==> flow/design.v (excerpt) <==
module Wienerfilter#(
    parameter WIDTH    = 16,
    parameter COL_NUM  = 128, 
    parameter ROW_NUM  = 2,
    localparam ADDR_DEP  =  COL_NUM * ROW_NUM,
    localparam ADDR_WID  =  $clog2(ADDR_DEP) + 'd1,
    localparam Serial_COL  =  $clog2(COL_NUM) + 'd1,
    localparam Serial_ROW  =  $clog2(ROW_NUM) + 'd1
)
(
input clk,
input rst,
input start,
input [ADDR_WID-1:0]wr_addr,
input ram_wr_en,
input [WIDTH-1:0]ram_data_in,
input  wire[7:0]rd_wiener,
input [1:0]rd_bank,
input      rd_para,
input [Serial_COL-1:0]wr_data_addr,
input ram_wr_data_en,
input [WIDTH-1:0]ram_data_wr_in,
output [WIDTH*2-1:0]DSP_ADD_DATA_o,
output reg[WIDTH*4-1:0]Wiener_data,
output reg Wiener_data_v,
output finish_cal_o,
output wire [WIDTH/2-1:0]ram_data_out_o,
output data_wr_v_o
) ;
localparam INIT      = 0,
           START     = 1, 
           READ_DATA = 2,
           WAIT_READ = 3,
           MULT_CAL  = 4,
           WAIT_CAL  = 5,
           ADD_CAL   = 6,
           DET       = 7, 
           FINISH    = 8;
reg [6:0]STATE;
reg [Serial_COL - 1:0 ]COL_cnt;
reg [Serial_ROW - 1:0 ]ROW_cnt;
reg [ADDR_WID-1:0]rd_ad_para;
reg [ADDR_WID-1:0]rd_addr;
always@(*) begin 
  rd_ad_para = rd_para? {rd_bank,rd_wiener[5:0]}:rd_addr;
end
wire [WIDTH/2-1:0]ram_data_out;
assign ram_data_out_o=ram_data_out;
wire [WIDTH-1:0]ram_data_data_out;
pmi_ram_dp
#(
  .pmi_wr_addr_depth    (ADDR_DEP ),  
  .pmi_wr_addr_width    (ADDR_WID ),  
  .pmi_wr_data_width    (WIDTH/2 ),  
  .pmi_rd_addr_depth    (ADDR_DEP ),  
  .pmi_rd_addr_width    (ADDR_WID ),  
  .pmi_rd_data_width    (WIDTH/2 ),  
  .pmi_regmode          ( "reg" ),  
  .pmi_resetmode        ("async" ),  
  .pmi_family           ("common" )   
) pmi_ram_dp_inst (
  .Data      (ram_data_in ),   
  .WrAddress (wr_addr ),   
  .RdAddress (rd_ad_para), 
  .WrClock   (clk   ),   
  .RdClock   (clk   ),   
  .WrClockEn (1 ),   
  .RdClockEn (1 ),   
  .WE        (ram_wr_en), 
  .Reset     (rst),   
  .Q         (ram_data_out )    
);
Size: about 7500 cells after synthesis, about 4400 flip-flops, ~170 I/O pins.
make LEC_CHECK=0 CAP_MARGIN=10 CORE_MARGIN=2 CORE_UTILIZATION=72 CTS_CLUSTER_DIAMETER=369 CTS_CLUSTER_SIZE=14 SETUP_SLACK_MARGIN=-0.3 SLEW_MARGIN=20 finish   # period 2.93 ns
run.sh (not shown) runs the stock make flow with config.mk's settings and CLKGATE_MAP_FILE=.
The first run produced a layout that fails on negative setup slack.
Then changed:
CAP_MARGIN = 20   (was 10)
CORE_UTILIZATION = 51   (was 72)
CTS_CLUSTER_DIAMETER = not set   (was 369)
CTS_CLUSTER_SIZE = not set   (was 14)
SETUP_SLACK_MARGIN = not set   (was -0.3)
clock period = 3.17 ns   (was 2.93 ns; I/O delays follow)
Outcome: The new run completed, yet does not pass: negative setup slack; core utilization fell by 23 points; hold slack improves by 0.030 ns; flip-flop count is unchanged; non-clock buffer count is lower by 126; maximum frequency hardly moves; cell area rose by a few percent; global-route usage decreases by 19 points; via count is lower by about a fifth.
Then changed:
CAP_MARGIN = 40   (was 20)
CORE_UTILIZATION = 72   (was 51)
CTS_CLUSTER_DIAMETER = 369   (was not set)
CTS_CLUSTER_SIZE = 14   (was not set)
PLACE_DENSITY = 0.95   (was not set)
SETUP_SLACK_MARGIN = -0.3   (was not set)
clock period = 2.93 ns   (was 3.17 ns; I/O delays follow)
What happened: This time the run never finished: it broke off in global routing (5_1_grt) (GRT-0116); die size is lower by a quarter to a third; synthesized area does not change; synthesized cell count is unchanged.
Then changed:
CAP_MARGIN = 20   (was 40)
CORE_UTILIZATION = 45   (was 72)
CTS_CLUSTER_DIAMETER = not set   (was 369)
CTS_CLUSTER_SIZE = not set   (was 14)
PLACE_DENSITY = not set   (was 0.95)
SETUP_SLACK_MARGIN = not set   (was -0.3)
clock period = 5.22 ns   (was 2.93 ns; I/O delays follow)
What happened:
- With this change the flow finished with timing, DRC and antenna clean
- die size rises by 59%
- synthesized cell count is unchanged
- area after synthesis is unchanged
Then changed:
CAP_MARGIN = 40   (was 20)
CORE_UTILIZATION = 72   (was 45)
CTS_CLUSTER_DIAMETER = 71   (was not set)
CTS_CLUSTER_SIZE = 15   (was not set)
HOLD_SLACK_MARGIN = -0.09   (was not set)
SETUP_SLACK_MARGIN = 0.98   (was not set)
clock period = 3.79 ns   (was 5.22 ns; I/O delays follow)
Result: The new run failed in clock tree synthesis (4_1_cts) with DPL-0033. Synthesized cell count stays the same. Area after synthesis is unchanged. Die area shrinks by well over a third.
Then changed:
CAP_MARGIN = 20   (was 40)
CORE_UTILIZATION = 14   (was 72)
CTS_CLUSTER_DIAMETER = not set   (was 71)
CTS_CLUSTER_SIZE = not set   (was 15)
HOLD_SLACK_MARGIN = not set   (was -0.09)
SETUP_SLACK_MARGIN = not set   (was 0.98)
clock period = 6.36 ns   (was 3.79 ns; I/O delays follow)
After rerunning: With this change the flow finished with antenna violations left; die size went up to 5.1 times its value; area after synthesis does not change; synthesized cell count stays the same.
